Design ether_echo, start of the top module:
module ether_echo
  (
   input wire         clk,
   input wire         reset,
   input wire [127:0] rx_dataout0,
   input wire [127:0] rx_dataout1,
   input wire [127:0] rx_dataout2,
   input wire [127:0] rx_dataout3,
   input wire         rx_enaout0,
   input wire         rx_sopout0,
   input wire         rx_eopout0,
   input wire         rx_eopout1,
   input wire         rx_eopout2,
   input wire         rx_eopout3,
   input wire [3:0]   rx_mtyout0,
   input wire [3:0]   rx_mtyout1,
   input wire [3:0]   rx_mtyout2,
   input wire [3:0]   rx_mtyout3,
   output wire [511:0] send_data,
   output wire         send_valid,
   output wire         send_sop,
   output wire         send_eop,
   output wire [7:0]   send_mty,
   output wire         tx_kick,
   output wire [13:0]  tx_bytes,
   input wire          cmac_busy,
   input wire          cmac_done,
   input wire          cmac_tx_rdy
   );
    wire [7:0] recv_mty = rx_eopout3 == 1'b1 ? rx_mtyout3
  ...
For scale: roughly 8,200 cells after synthesis, about 2,000 flip-flops, about 1,100 I/O pins, ~75,000 µm² of cells after synthesis.
==> flow/config.mk <==
export PLATFORM = sky130hd
export DESIGN_NAME = ether_echo
export DESIGN_NICKNAME = ether_echo
export VERILOG_FILES = /design/flow/design.v
export SDC_FILE = /design/flow/constraint.sdc
export NUM_CORES = 4
export LEC_CHECK = 0
export CAP_MARGIN = 20
export CORE_MARGIN = 2
export CORE_UTILIZATION = 40
export SLEW_MARGIN = 20
==> flow/constraint.sdc <==
create_clock -name core_clock -period 3.64 [get_ports {clk}]
set_input_delay 0.7280 -clock core_clock [delete_from_list [all_inputs] [get_ports {clk}]]
set_output_delay 0.7280 -clock core_clock [all_outputs]
set_load 0.01 [all_outputs]
run.sh (not shown) runs the stock make flow with config.mk's settings and CLKGATE_MAP_FILE=.
The starting point completed without violations.
==> next run, changes <==
ABC_AREA = 1   (was not set)
CAP_MARGIN = 5   (was 20)
CORE_UTILIZATION = 72   (was 40)
CTS_CLUSTER_DIAMETER = 311   (was not set)
CTS_CLUSTER_SIZE = 74   (was not set)
MAX_ROUTING_LAYER = met4   (was not set)
clock period = 2.18 ns   (was 3.64 ns; I/O delays follow)
Outcome:
- With this change the flow aborted during detailed routing with DRT-0255
- die area goes down by 42%
- global-route usage goes up by 25 points
- synthesized cell count goes up by 19%
- area after synthesis goes up by 3.7%
==> next run, changes <==
ABC_AREA = not set   (was 1)
CAP_MARGIN = 20   (was 5)
CORE_UTILIZATION = 66   (was 72)
CTS_CLUSTER_DIAMETER = not set   (was 311)
CTS_CLUSTER_SIZE = 14   (was 74)
MAX_ROUTING_LAYER = not set   (was met4)
clock period = 2.71 ns   (was 2.18 ns; I/O delays follow)
The new run finished but fails on negative setup slack.
Global-route usage shrinks by 6.7 points.
Synthesized cell count shrinks by about a fifth.
Die area grows by a few percent.
Synthesized area shrinks by a few percent.
==> next run, changes <==
CORE_UTILIZATION = 71   (was 66)
CTS_CLUSTER_DIAMETER = 214   (was not set)
CTS_CLUSTER_SIZE = 15   (was 14)
SETUP_SLACK_MARGIN = 0.7   (was not set)
TNS_END_PERCENT = 75   (was not set)
clock period = 2.68 ns   (was 2.71 ns; I/O delays follow)
After rerunning: Now the flow stopped in global routing on GRT-0116. Synthesized cell count does not change. Area after synthesis does not change. Die area went down by 7.0%.

Starting RTL as in the previous note.
clock: 2.5 ns
lec_check: 0
cap_margin: 20
core_margin: 2
core_utilization: 70
cts_cluster_diameter: 375
cts_cluster_size: 14
slew_margin: 20
The starting point finished with negative setup slack left.
Then changed:
Settings changed: CORE_UTILIZATION 70 to 40, CTS_CLUSTER_DIAMETER 375 to default, CTS_CLUSTER_SIZE 14 to default.
Clock period 2.5 ns to 3.02 ns, I/O delays scaled along.
Effect: With this change the flow completed with no timing, DRC or antenna violations. Maximum frequency rises by a few percent. Register-to-register slack gains 0.71 ns. Synthesized area does not change. Global-route usage falls by 23 points. Cell area rises by a few percent. Die size rises by well over a third. Final cell count rises by roughly a tenth. Core utilization falls by 38 points. Sequential power falls by about a fifth.
Then changed:
Settings changed: CORE_UTILIZATION 40 to 70, CTS_CLUSTER_DIAMETER from default to 214, CTS_CLUSTER_SIZE from default to 15, SETUP_SLACK_MARGIN from default to -0.17.
Clock period 3.02 ns to 2.8 ns, I/O delays scaled along.
With this change the flow completed, yet does not pass: negative setup slack.
Clock power goes down by about a fifth.
Combinational power went up by roughly a tenth.
Count of clock-buffer cells in the layout shrinks by 114.
Routed wire length rose by roughly a tenth.
Clock skew goes down by 0.015 ns.
Worst hold slack is worse by 0.076 ns.

wip/fjord:
ether_echo again, from the RTL that the note above started with.
Settings: LEC_CHECK=0, ABC_AREA=1, CAP_MARGIN=20, CORE_ASPECT_RATIO=0.7, CORE_MARGIN=2, CORE_UTILIZATION=72, CTS_CLUSTER_DIAMETER=352, CTS_CLUSTER_SIZE=10, PLACE_DENSITY=0.42, SETUP_SLACK_MARGIN=0.22, SLEW_MARGIN=20, TNS_END_PERCENT=10; clock period 2.23 ns.
wip/fjord did not make it past global routing (5_1_grt), where a tool error ended it.
Setup changes, wip/fjord to wip/pepper
# wip/fjord
export LEC_CHECK = 0
export ABC_AREA = 1
export CAP_MARGIN = 20
export CORE_ASPECT_RATIO = 0.7
export CORE_MARGIN = 2
export CORE_UTILIZATION = 72
export CTS_CLUSTER_DIAMETER = 352
export CTS_CLUSTER_SIZE = 10
export PLACE_DENSITY = 0.42
export SETUP_SLACK_MARGIN = 0.22
export SLEW_MARGIN = 20
export TNS_END_PERCENT = 10
create_clock -name core_clock -period 2.23 [get_ports {clk}]
# wip/pepper
export LEC_CHECK = 0
export CAP_MARGIN = 20
export CORE_MARGIN = 2
export CORE_UTILIZATION = 65
export SETUP_SLACK_MARGIN = 0.67
export SLEW_MARGIN = 20
create_clock -name core_clock -period 4.0 [get_ports {clk}]
--- outcome ---
- Among wip/pepper and wip/fjord, the run that stopped before the end is wip/fjord, and it is the only one.
- wip/fjord failed in global routing (5_1_grt) with ODB-0269.
- Compared with wip/fjord, wip/pepper shows die size higher by 6.6%.
- As far as post-synthesis share of cell area spent on full adders, half adders and majority gates is concerned, wip/fjord and wip/pepper perform about the same.
- Initial core utilization: wip/pepper < wip/fjord
- NOTE area of the synthesized netlist per yosys stat wip/fjord->wip/pepper decreased by a few percent
#### Input delta (wip/quartz over wip/pepper)
# wip/pepper
export LEC_CHECK = 0
export CAP_MARGIN = 20
export CORE_MARGIN = 2
export CORE_UTILIZATION = 65
export SETUP_SLACK_MARGIN = 0.67
export SLEW_MARGIN = 20
create_clock -name core_clock -period 4.0 [get_ports {clk}]
# wip/quartz
export LEC_CHECK = 0
export CAP_MARGIN = 20
export CORE_MARGIN = 2
export CORE_UTILIZATION = 31
export SLEW_MARGIN = 20
create_clock -name core_clock -period 3.64 [get_ports {clk}]
[summary]
- Between wip/quartz and wip/pepper, it is wip/quartz whose non-clock buffer count is higher, by 94.
- Each of the runs, namely wip/quartz and wip/pepper, reached the end of the flow and came out clean.
- Summary: reg2reg setup slack, wip/quartz worse than wip/pepper
- NOTE combinational power wip/pepper->wip/quartz increased by more than 10%
- Looking at total power of the final layout, wip/quartz sits above wip/pepper.
diff inputs: wip/quartz => wip/nickel
# wip/quartz
export LEC_CHECK = 0
export CAP_MARGIN = 20
export CORE_MARGIN = 2
export CORE_UTILIZATION = 31
export SLEW_MARGIN = 20
create_clock -name core_clock -period 3.64 [get_ports {clk}]
# wip/nickel
export LEC_CHECK = 0
export CAP_MARGIN = 20
export CORE_MARGIN = 2
export CORE_UTILIZATION = 68
export CTS_CLUSTER_DIAMETER = 381
export CTS_CLUSTER_SIZE = 31
export SETUP_SLACK_MARGIN = -0.25
export SLEW_MARGIN = 20
create_clock -name core_clock -period 3.2 [get_ports {clk}]
Results
- The final layouts of wip/nickel and wip/quartz pass the timing, design-rule and antenna checks.
- In the metrics for wip/nickel and wip/quartz, the one carrying the higher floorplan core density is wip/nickel.
- For wip/quartz, the timing endpoint of the critical path was cmac_usplus_emitter_i.dout_count[13], unlike wip/nickel, where it was cmac_usplus_emitter_i.dout_count[8].
- Max freq wip/quartz -> wip/nickel: improved
- Clock power for wip/nickel: about 46% down relative to wip/quartz

## run A
Starting RTL as in the previous note.
export LEC_CHECK = 0
export ABC_AREA = 0
export CAP_MARGIN = 25
export CORE_MARGIN = 9
export CORE_UTILIZATION = 45
export CTS_CLUSTER_DIAMETER = 45
export GPL_ROUTABILITY_DRIVEN = 0
export MAX_ROUTING_LAYER = met4
export SETUP_SLACK_MARGIN = -0.05
export SLEW_MARGIN = 20
export TNS_END_PERCENT = 75
create_clock -name core_clock -period 3.21 [get_ports {clk}]
For run B, these inputs were changed with respect to run A:
- a deleted TNS_END_PERCENT that had been 75
- a deleted SETUP_SLACK_MARGIN that had been -0.05
- a deleted GPL_ROUTABILITY_DRIVEN that had been 0
- a change of CTS_CLUSTER_DIAMETER from 45 to 311
- a change of CORE_UTILIZATION from 45 to 72
- an added PLACE_DENSITY of 0.65
- a change of ABC_AREA from 0 to 1
- an added CTS_CLUSTER_SIZE of 74
- a change of CORE_MARGIN from 9 to 2
- a change of CAP_MARGIN from 25 to 5
- a change of the clock period (ns, I/O delays scaled along) from 3.21 to 2.18
==> comparison <==
- Run B did not finish: a tool error stopped it during detailed routing (5_2_route).
- Run A did not stop at any stage, and its layout met the timing, design-rule and antenna checks.
- Relative to run A, chip area from the yosys synthesis statistics increased by 2800 um^2 in run B.
- Global-route wire length before repair for run B: 18,000 um up relative to run A
- Higher cell area reported after detailed placement among run A and run B: run B
- Summary of run B over run A: share of synthesized cell area in and, or, nand and nor gates -0.50 points; fraction of the yosys area taken by sequential cells lower.
- Delta (run B minus run A): synthesized netlist cell count increased 1,592, count of different cell masters after synthesis lower.
- Relative to run A, multiplexer fraction of the synthesized cell area has decreased by 2.2 points in run B.
- Of run A and run B, the run reporting the higher depth of the CTS H-tree was run A.
- Of run A and run B, run A shows the higher die outline area, with run B below it.
- Comparing run A and run B, the higher synthesized area is on run B.
> inputs changed (run B -> run C)
- MAX_ROUTING_LAYER no longer set, was met4
- CTS_CLUSTER_DIAMETER now 378, was 311
- CAP_MARGIN now 20, was 5
- ABC_AREA no longer set, was 1
- SETUP_SLACK_MARGIN now 0.53, previously not set
- CTS_CLUSTER_SIZE no longer set, was 74
- PLACE_DENSITY no longer set, was 0.65
- the clock period (ns, I/O delays scaled along) now 2.02, was 2.18
## What came out
- Synthesis area per yosys shrinks by a few percent when moving from run B to run C.
- Relative to run B, the chip area of run C is lower by 3.6%.
- The placed instance count in run C sits about 13% below the value recorded for run B.
- Run C terminated abnormally: clock tree synthesis (4_1_cts) reported DPL-0033.
- On standard-cell row count, the lower figure sits with run C, not run B.
- Width of the die shrinks slightly when moving from run B to run C.
- Number of distinct standard cells referenced by the synthesized netlist (run C over run B): increase, 16
- For the synthesized area, run C came in 3.6% lower than run B did.
- The share of synthesized area spent on multiplexers of run C is higher than that of run B.
- | core area | run C vs run B | better |
Input changes introduced in run D (baseline for comparison: run C):
- a change of CORE_UTILIZATION from 72 to 58
- a deleted CTS_CLUSTER_DIAMETER that had been 378
- a deleted SETUP_SLACK_MARGIN that had been 0.53
Results
The final report for run D shows a completed flow and a layout that fails verification, specifically negative setup slack. Die area on run D is up relative to run C. Comparing run D against run C, there is no change at all in count of flip-flops with a built-in enable after synthesis. Changes observed in run D relative to run C: final weighted congestion in routability-driven placement down 4.5%; number of placed cells counting well taps rose by 280; worst setup timing slack at the placement stage rose 0.092 ns; horizontal die size now larger; placeable core region increased by about 24% relative to the old numbers. On number of distinct standard cells referenced by the synthesized netlist, run C tracks run D almost exactly. Cell area reported after detailed placement up 500 um^2 in run D wrt run C. Against run C, half-perimeter wire length of the detailed placement result in run D fell by a few percent.
Relative to run D, the following input files were edited for run E:
- CORE_UTILIZATION: 58 -> 40
- the clock period (ns, I/O delays scaled along): 2.02 -> 4.0
==> comparison <==
| combinational share of cell area | run E vs run D | 0.15 points higher |. The cell area reported for run E is smaller than that of run D by about 6%. Run E vs run D — initial core utilization dropped 18 points. Per the comparison of run E with run D, number of inserted filler cells in the final layout shows an increase of 8,834, total power fell 49%, via count of the first global-routing pass lower, largest net degree at the start of global routing saw an increase. Having completed the whole flow, run E delivered a layout that passed the timing, design-rule and antenna checks. Run D finished all stages; however, its layout fails the closing checks, the failures being negative setup slack. Between run E and run D, it is run E whose wire length of the first global-routing pass is lower, by 1.1%. In the tables for run E and run D, per-cell routed wire length reads lower with run E.
Edits applied to the flow inputs when going from run E to run F:
- CORE_UTILIZATION: 40 -> 68
- SETUP_SLACK_MARGIN: unset -> -0.22
- CTS_CLUSTER_DIAMETER: unset -> 381
- CTS_CLUSTER_SIZE: unset -> 31
- the clock period (ns, I/O delays scaled along): 4.0 -> 3.23
### Flow results
On run F: post-route clock period utilization is 6.9 points higher than what run E gave. Between run E and run F, sequential share of layout area increased. Re max-slew headroom at the worst pin: run F is 5.1 points up on run E. In run F, the aggregate routed wire length came out about 4% below the value in run E. Between run F and run E, it is run F whose floorplan row count is lower, by 37.

== job 3253 ==
Starting RTL as in the previous note.
export LEC_CHECK = 0
export CAP_MARGIN = 20
export CORE_ASPECT_RATIO = 0.5
export CORE_MARGIN = 2
export CORE_UTILIZATION = 72
export CTS_CLUSTER_DIAMETER = 396
export CTS_CLUSTER_SIZE = 97
export PLACE_DENSITY = 0.36
export SETUP_SLACK_MARGIN = -0.11
export SLEW_MARGIN = 20
export TNS_END_PERCENT = 5
create_clock -name core_clock -period 1.68 [get_ports {clk}]
Job 3253 is listed as incomplete: the tool reported an error in 5_1_grt and the run ended there.
[inputs] job 8038 vs job 3253
Settings: SETUP_SLACK_MARGIN changed from -0.11 to 0.1.
==> comparison <==
Status: job 8038 FAILED at 5_1_grt (tool error). Job 3253 -> job 8038: chip area delta 0, exact match. Going from job 3253 to job 8038, total setup buffers inserted after CTS grew by more than half. Job 8038 -> job 3253: and-or/or-and share of the synthesized area delta 0, exact match. Share of flip-flops with an asynchronous set or reset: job 8038 vs job 3253, no meaningful difference. Job 3253 → job 8038: global placer's final weighted congestion shows a reduction of 1.3%, area after synthesis shows no meaningful change, cts-stage hold buffer count shows an increase of 8.
Setup changes, job 8038 to job 7910
Settings: changing SETUP_SLACK_MARGIN from 0.1 to 0.3.
Notes after the runs:
- Job 7910: it failed with a tool error in 5_1_grt, so there are no final results.
- As far as area of the placeable core goes, job 7910 and job 8038 are indistinguishable; the numbers are identical.
- Diff job 8038 -> job 7910: cell total after placement essentially unchanged, pre-placement core utilization essentially unchanged, placement-stage cell area essentially unchanged.
Power is estimated from default activity; no workload was simulated.
